==> run P <==
==> flow/design.v <==
`timescale 1ns / 1ps
`default_nettype none
module Debounce(
    input wire btn, 
    input wire clk, 
    output reg led
    );
    reg [15:0] counter;  
    wire TC;  
    always @(posedge clk) begin
        if(~btn) begin
            counter <= 0;  
        end
        else begin
            counter <= counter + 1; 
        end
    end
    assign TC = (counter == 65534);  
    always @(posedge clk) begin
        if(~btn) begin
            led <= 0;  
        end
        else if (TC) begin
            led <= 1;  
        end
        else
            led <= led;  
    end
endmodule
`timescale 1ns / 1ps
module edge_generator(input wire clk, input wire rst, input wire signal, output reg out);  
    reg sig_p; 
    always @(posedge clk) begin
        if(rst == 1) begin
            out <= 0;
            sig_p <= 0;
        end else 
        begin
            if((sig_p != signal) && (signal)) begin
                out <= 1; 
            end 
            else out <= 0; 
            sig_p <= signal;
        end
    end
endmodule
`default_nettype none
`timescale 1ns / 1ps
module cla_adder(input wire [3:0] A, input wire [3:0] B, input wire CI, output wire CO, output wire [3:0] SUM);
    wire [3:0] propegated, generated;
    wire [3:0] carries;
    assign carries[0] = CI;
    assign propegated = A ^ B; 
    assign generated = A & B;
    assign carries[1] = generated[0] | (propegated[0] & carries[0]);
    assign carries[2] = generated[1] | (propegated[1] & carries[1]);
    assign carries[3] = generated[2] | (propegated[2] & carries[2]);
    assign CO = generated[3] | (propegated[3] & carries[3]);
    genvar i;
    generate 
        for (i = 0; i < 4; i = i + 1) begin
            FA a(.A(A[i]), .B(B[i]), .CI(carries[i]), .SUM(SUM[i]));
        end
    endgenerate
endmodule 
module FA(input wire A, input wire B, input wire CI, output wire CO, output wire SUM);
    assign CO = (A & B) | (CI & (A ^ B)); 
    assign SUM = A ^ B ^ CI; 
endmodule
`timescale 1ns / 1ps
`default_nettype none
module combo_mult(input wire [3:0] a, input wire [3:0] b, output wire [7:0] res);
    wire [7:0] m [3:0];
    genvar i; 
    generate 
        for(i = 0; i < 4; i = i + 1) begin
            assign m[i] = (a[i] != 0) ? ({{4'b0}, b} << i) : 8'b0;
        end
    endgenerate
    assign res = m[0] + m[1] + m[2] + m[3];
endmodule
`timescale 1ns / 1ps
`default_nettype none
module Calculator(
    input wire [3:0] a, 
    input wire [3:0] b,
    input wire [2:0] op,
    output reg [7:0] out
);
    parameter AND = 3'b000;
    parameter OR = 3'b001;
    parameter NOT = 3'b010;
    parameter XOR = 3'b011;
    parameter ADD = 3'b100;
    parameter SUB = 3'b101;
    parameter MULT = 3'b110;
    parameter DIV = 3'b111; 
    wire adder_co;
    wire [3:0] SUM;
    wire [7:0] PRODUCT;
    wire [3:0] B_adder;
    wire CI;
    assign B_adder = (op == ADD) ? b : 
                     (op == SUB) ? ~b :
                     0; 
    assign CI = (op == SUB) ? 1 : 0; 
    cla_adder ADDER(.A(a),.B(B_adder), .CI(CI), .CO(adder_co), .SUM(SUM));
    combo_mult MULTI(.a(a), .b(b), .res(PRODUCT));
    always @(*) begin
        case(op)
            AND: begin
                out <= {{4{1'b0}}, a&b};
            end
            OR: begin
                out <= {{4{1'b0}}, a|b};
            end
            NOT: begin
                out <= {{4{1'b1}}, ~a};
            end
            XOR: begin
                out <= {{4{1'b0}}, a ^ b};
            end
            ADD: begin
                out <= {{3{1'b0}}, adder_co, SUM};
            end
            SUB: begin
                if (a < b) begin
                    out <= {{4{1'b1}}, SUM};
                end
                else out <= {{4{1'b0}}, SUM};
            end
            MULT: begin
                out <= PRODUCT;
            end
            DIV: begin
                out <= (b == 4'd0) ? 8'hFF : a/b;
            end
        endcase
   end
endmodule 
`timescale 1ns / 1ps
module val_bcd(
    input wire clk,  
    input wire reset, 
    input wire en, 
    input wire [11:0] count, 
    output reg [15:0] BCD,
    output reg rdy
    );
    parameter IDLE = 0; 
    parameter SHIFT = 1;
    parameter ADD = 2;
    reg [11:0] count_p;  
    reg [3:0] shift_idx;  
    reg [1:0] state;  
    reg [15:0] BCD_temp;  
    always @(posedge clk or posedge reset) begin
        if(reset) begin
            BCD <= 0;
            rdy <= 0; 
            shift_idx <= 0; 
            count_p <= 0; 
            state <= IDLE;
        end
        else begin
            case(state)
                IDLE : begin  
                    if(en) begin  
                        BCD <= 0;  
                        count_p <= count;  
                        shift_idx <= 0;  
                        state <= SHIFT;  
                    end 
                    else state <= IDLE;  
                    rdy <= 0;  
                end
                SHIFT : begin  
                    BCD <= {BCD[14:0], count_p[11 - shift_idx]};  
                    shift_idx <= shift_idx + 1;  
                    state <= ADD;  
                    rdy <= 0;  
                end
                ADD : begin  
                    if(shift_idx == 12) begin
                        rdy <= 1;     
                        state <= IDLE;   
                    end
                    else begin  
                        BCD <= {(BCD[15:12] >= 5) ? BCD[15:12] + 4'd3 : BCD[15:12], 
                            (BCD[11:8] >= 5) ? BCD[11:8] + 4'd3 : BCD[11:8],
                            (BCD[7:4] >= 5) ? BCD[7:4] + 4'd3 : BCD[7:4],
                            (BCD[3:0] >= 5) ? BCD[3:0] + 4'd3 : BCD[3:0]}; 
                        state <= SHIFT;  
                        rdy <= 0;  
                    end
                end
            endcase             
        end
    end
endmodule
`timescale 1ns / 1ps
`default_nettype none
module bcd_seg(
    input wire [3:0] BCD, 
    output reg [7:0] s
);
    always @(*) begin
        case(BCD)
            0: s = 8'b0000_0011; 
            1: s = 8'b1001_1111;
            2: s = 8'b0010_0101;
            3: s = 8'b0000_1101;
            4: s = 8'b1001_1001;
            5: s = 8'b0100_1001;
            6: s = 8'b0100_0001;
            7: s = 8'b0001_1111;
            8: s = 8'b0000_0001;
            9: s = 8'b0000_1001;
            10: s = 8'b1111_1101; 
            default s = 8'b1111_1111;
        endcase
end
endmodule
`timescale 1ns / 1ps
`default_nettype none
module op_seg(
    input wire [2:0] OP, 
    output reg [31:0] s
);
    always @(*) begin
        case(OP)
            0: s = 32'b1111_1111_0001_0001_1101_0101_1000_0101;  
            1: s = 32'b1111_1111_1111_1111_0000_0011_1111_0101;  
            2: s = 32'b1111_1111_1101_0101_1100_0101_1110_0001;  
            3: s = 32'b1111_1111_1001_0001_0000_0011_1111_0101;  
            4: s = 32'b1111_1111_0001_0001_1000_0101_1000_0101;  
            5: s = 32'b1111_1111_0100_1001_1100_0111_1100_0001;  
            6: s = 32'b0011_0011_0001_1011_1110_0011_1110_0001;  
            7: s = 32'b1111_1111_1000_0101_1001_1111_1000_0011;  
            default s = 32'b1111_1111_1111_1111_1111_1111_1111_1111;
        endcase
    end
endmodule
`timescale 1ns / 1ps
`default_nettype none
module Multi_Driver(
    input wire clk, 
    input wire rst, 
    input wire [31:0] segValues,
    output reg [3:0] an,
    output reg [7:0] seg
    );
    parameter DELAY = 4095; 
    reg [11:0] count;  
    always @(posedge clk) begin
        if(count < (DELAY / 4)) begin
            an <= 4'b1110;
            seg <= segValues[7:0];
        end
        else if (count < (DELAY / 2)) begin
            an <= 4'b1101;
            seg <= segValues[15:8];
        end
        else if (count < ((3 * DELAY) / 4)) begin
            an <= 4'b1011;
            seg <= segValues[23:16];
        end
        else begin
            an <= 4'b0111;
            seg <= segValues[31:24];
        end
        if (rst) count <= 0;
        else count <= count + 1; 
    end
endmodule
`timescale 1ns / 1ps
`default_nettype none
module Calculator_top(
    input wire [3:0] a, 
    input wire [3:0] b,
    input wire clk, 
    input wire rst, 
    input wire enter, 
    input wire back,
    input wire up, 
    input wire down,
    output wire [3:0] an, 
    output wire [7:0] seg,
    output reg bin_ind
);
    reg [2:0] op; 
    wire [7:0] calculator_result;  
    reg [31:0] display_value;  
    reg convert_value_enable;  
    wire up_d; wire down_d; wire enter_d; wire back_d; wire rst_d;  
    Debounce dd(.btn(down), .clk(clk), .led(down_d));
    Debounce ud(.btn(up), .clk(clk), .led(up_d));
    Debounce ed(.btn(enter), .clk(clk), .led(enter_d));
    Debounce bd(.btn(back), .clk(clk), .led(back_d));
    Debounce rd(.btn(rst), .clk(clk), .led(rst_d)); 
    Calculator calc(.a(a), .b(b), .op(op), .out(calculator_result));
    wire [15:0] BCD_result; 
    reg [11:0] value_to_convert; 
    wire bcd_val_rdy; 
    val_bcd VAL(.clk(clk), .reset(rst_d), .en(convert_value_enable), .count(value_to_convert), .rdy(bcd_val_rdy), .BCD(BCD_result));
    wire [31:0] BCD_seg;
    reg [31:0] BCD_seg_buffer;
    bcd_seg A(.BCD(BCD_result[15:12]),.s(BCD_seg[31:24]));
    bcd_seg B(.BCD(BCD_result[11:8]),.s(BCD_seg[23:16]));
    bcd_seg C(.BCD(BCD_result[7:4]),.s(BCD_seg[15:8]));
    bcd_seg D(.BCD(BCD_result[3:0]),.s(BCD_seg[7:0]));
    wire [31:0] op_seg;
    op_seg OPS(.OP(op), .s(op_seg)); 
    parameter DISP_ZEROS = 32'b0000_0011_0000_0011_0000_0011_0000_0011;
    Multi_Driver md(.segValues(display_value), .clk(clk), .rst(rst_d), .an(an), .seg(seg));
    parameter IDLE = 0;  
    parameter VALUE_SET = 1;
    parameter CONV = 2;  
    parameter RES = 3;  
    parameter OP = 4;  
    reg [1:0] result_neg; 
    reg [2:0] cs;  
    reg [2:0] ns;  
    always @(posedge clk) begin
        if(op < 4) begin  
            value_to_convert <= (1000 * calculator_result[3]) + (100 * calculator_result[2]) + (10 * calculator_result[1]) + (calculator_result[0]);
        end 
        else if(op == 5) begin  
             if(calculator_result[7]) begin  
                 result_neg[0] <= 1; 
                 value_to_convert <= {{8{1'b0}}, ((~calculator_result) + 1) & 4'b1111};  
                 if((((~calculator_result) + 1) & 4'b1111) >= 10) result_neg[1] <= 1;
                 else result_neg[1] <= 0; 
             end
             else value_to_convert <= {{4{1'b0}}, calculator_result}; 
        end 
        else begin
            value_to_convert <= {{4{1'b0}}, calculator_result}; 
        end
        if(rst_d == 1) begin
            op <= 0; 
            convert_value_enable <= 0; 
            ns <= IDLE;
            result_neg <= 0;
            display_value <= DISP_ZEROS;
        end
        else begin
            case (cs)
                IDLE: begin
                    display_value <= DISP_ZEROS; 
                    op <= 0;
                    if(ENTER) begin
                        ns <= CONV;
                    end
                    else if (UP | DOWN) begin
                        ns <= OP;
                        op <= 0; 
                    end
                end
                CONV: begin
                    if(op >= 5) begin
                        bin_ind <= 0; 
                    end else begin
                        bin_ind <= 1; 
                    end
                    display_value <= op_seg; 
                    convert_value_enable <= 1; 
                    if(bcd_val_rdy) begin
                        ns <= RES;
                        convert_value_enable <= 0;
                        if(result_neg[0]) begin  
                            if(result_neg[1]) begin
                                BCD_seg_buffer <= {16'b1111_1111_1111_1101, BCD_seg[15:0]};  
                            end else begin
                                BCD_seg_buffer <= {24'b1111_1111_1111_1111_1111_1101, BCD_seg[7:0]};  
                            end
                            result_neg <= 2'b0; 
                        end else begin
                            BCD_seg_buffer <= BCD_seg;
                        end
                    end
                    else ns <= CONV; 
                end
                RES: begin
                    result_neg <= 2'b0;
                    display_value <= BCD_seg_buffer; 
                    if (BACK) begin
                        ns <= IDLE;
                    end
                    else if (ENTER) begin
                        ns <= CONV;
                    end
                    else if (UP | DOWN) begin
                        ns <= OP;
                        op <= 0;
                    end
                    else ns <= RES;
                end
                OP: begin
                    result_neg <= 2'b0;
                    display_value <= op_seg; 
                    if (ENTER) begin
                        ns <= CONV;
                    end
                    else if(BACK) begin
                        ns <= RES;
                    end else begin
                        ns <= OP; 
                    end
                    if(UP) begin
                        op <= op + 1;
                    end
                    else if(DOWN) begin
                        op <= op - 1;
                    end
                end
            endcase 
        end
    end
    wire DOWN; wire UP; wire BACK; wire ENTER;
    edge_generator de(.clk(clk), .rst(rst_d), .signal(down_d), .out(DOWN));
    edge_generator ue(.clk(clk), .rst(rst_d), .signal(back_d), .out(BACK));
    edge_generator be(.clk(clk), .rst(rst_d), .signal(up_d), .out(UP));
    edge_generator ee(.clk(clk), .rst(rst_d), .signal(enter_d), .out(ENTER));
    always @(negedge clk) begin
        if(rst_d) begin
            cs <= IDLE; 
        end
        else begin
            cs <= ns; 
        end
    end
endmodule
==> flow/run.sh <==
#!/bin/bash
# the make line also repeats each setting of config.mk as NAME=value (left out here)
make -C /OpenROAD-flow-scripts/flow DESIGN_CONFIG=/design/flow/config.mk WORK_HOME=/design/flow/orfs CLKGATE_MAP_FILE= finish
==> flow/config.mk <==
export PLATFORM = sky130hd
export DESIGN_NAME = Calculator_top
export DESIGN_NICKNAME = Calculator_top
export VERILOG_FILES = /design/flow/design.v
export SDC_FILE = /design/flow/constraint.sdc
export NUM_CORES = 4
export LEC_CHECK = 0
export CAP_MARGIN = 35
export CORE_MARGIN = 2
export CORE_UTILIZATION = 64
export GPL_ROUTABILITY_DRIVEN = 1
export MIN_ROUTING_LAYER = met1
export PLACE_DENSITY_LB_ADDON = 0.08
export SLEW_MARGIN = 20
==> flow/constraint.sdc <==
create_clock -name core_clock -period 4.2 [get_ports {clk}]
set_input_delay 0.8400 -clock core_clock [delete_from_list [all_inputs] [get_ports {clk}]]
set_output_delay 0.8400 -clock core_clock [all_outputs]
set_load 0.01 [all_outputs]
==> run F: changes against run P <==
==> flow/config.mk (replaced) <==
export PLATFORM = sky130hd
export DESIGN_NAME = Calculator_top
export DESIGN_NICKNAME = Calculator_top
export VERILOG_FILES = /design/flow/design.v
export SDC_FILE = /design/flow/constraint.sdc
export NUM_CORES = 4
export LEC_CHECK = 0
export CAP_MARGIN = 20
export CORE_MARGIN = 2
export CORE_UTILIZATION = 68
export CTS_CLUSTER_SIZE = 39
export SETUP_SLACK_MARGIN = -0.62
export SLEW_MARGIN = 20
==> flow/constraint.sdc (replaced) <==
create_clock -name core_clock -period 11.7 [get_ports {clk}]
set_input_delay 2.3400 -clock core_clock [delete_from_list [all_inputs] [get_ports {clk}]]
set_output_delay 2.3400 -clock core_clock [all_outputs]
set_load 0.01 [all_outputs]
==> run R: changes against run P <==
==> flow/config.mk (replaced) <==
export PLATFORM = sky130hd
export DESIGN_NAME = Calculator_top
export DESIGN_NICKNAME = Calculator_top
export VERILOG_FILES = /design/flow/design.v
export SDC_FILE = /design/flow/constraint.sdc
export NUM_CORES = 4
export LEC_CHECK = 0
export CAP_MARGIN = 20
export CELL_PAD_IN_SITES_GLOBAL_PLACEMENT = 3
export CORE_MARGIN = 6
export CORE_UTILIZATION = 40
export MAX_ROUTING_LAYER = met4
export SLEW_MARGIN = 5
==> flow/constraint.sdc (replaced) <==
create_clock -name core_clock -period 19.4 [get_ports {clk}]
set_input_delay 3.8800 -clock core_clock [delete_from_list [all_inputs] [get_ports {clk}]]
set_output_delay 3.8800 -clock core_clock [all_outputs]
set_load 0.01 [all_outputs]
==> comparison <==
- The highest die size belongs to run R, the lowest to run F.
- Against run R, the via count of run F is larger by 4.8%.
- Sequential power: run P > run F > run R.
- The highest utilization belongs to run P, the lowest to run R.
- The lowest clock power belongs to run R, the highest to run P.
- Synthesized area is the same in run P and run R.
- Against run P, the global-route usage of run F is lower by 1.3 points.
- Routed wire length, highest first: run P, run R, run F.
- Clock-buffer cell count: run F is lower than run R (10).
- Run R completed without violations. Run F produced a clean layout. Run P finished but fails on negative setup slack.
- Cell count, lowest first: run F, run P, run R.
- First-iteration DRC count: run R < run P < run F.
==> figures <==
                                                                                    run P       run F        run R
WP data arrival                                                                   8.71 ns    11.77 ns     14.80 ns
Worst-case vdd ir drop                                                         0.000345 V  0.000114 V  0.0000649 V
Area Growth Syn to Fin                                                              23.3%       11.0%        11.5%
MI comb area                                                                    8010 um^2   7490 um^2    7490 um^2
Number of warnings in the stage logs                                                   78          77           77
# Taps                                                                                270         265          442
Final HPWL from detailed placement                                                21.6 mm     19.8 mm      22.9 mm
Worst r2r path cells                                                                   10          10            9
Met2 Routed Length                                                                16.8 mm     13.7 mm      15.0 mm
Count of endpoints failing setup in the final report                                   14           0            0
Detailed-route wire length on metal 1                                             13.7 mm     12.4 mm      14.9 mm
Top fanout value on the critical path                                                   5           7           10
Routability congestion estimate                                                     0.886       0.926        0.829
Status                                                           finished with violations  no timing/DRC/antenna violations  no timing/DRC/antenna violations
Layout check failures                                                negative setup slack           -            -
Cell resize tally after clock tree synthesis                                           33           0            0
Sw frac                                                                             26.0%       24.4%        24.6%
Met1 GRT Util                                                                       35.6%       35.1%        21.7%
Power of the clock network                                                        2.35 mW    0.871 mW     0.498 mW
Cts bufs inserted                                                                      27          26           28
Site Rows                                                                              52          51           66
Max incr delay on CP                                                              0.37 ns     0.53 ns      0.77 ns
Sequential fraction of design power                                                 41.9%       44.7%        45.9%
Number of standard cells in the layout, taps in and fillers out                      1965        1810         1977
No activity file was given, so power comes from the tool's default toggle rates.
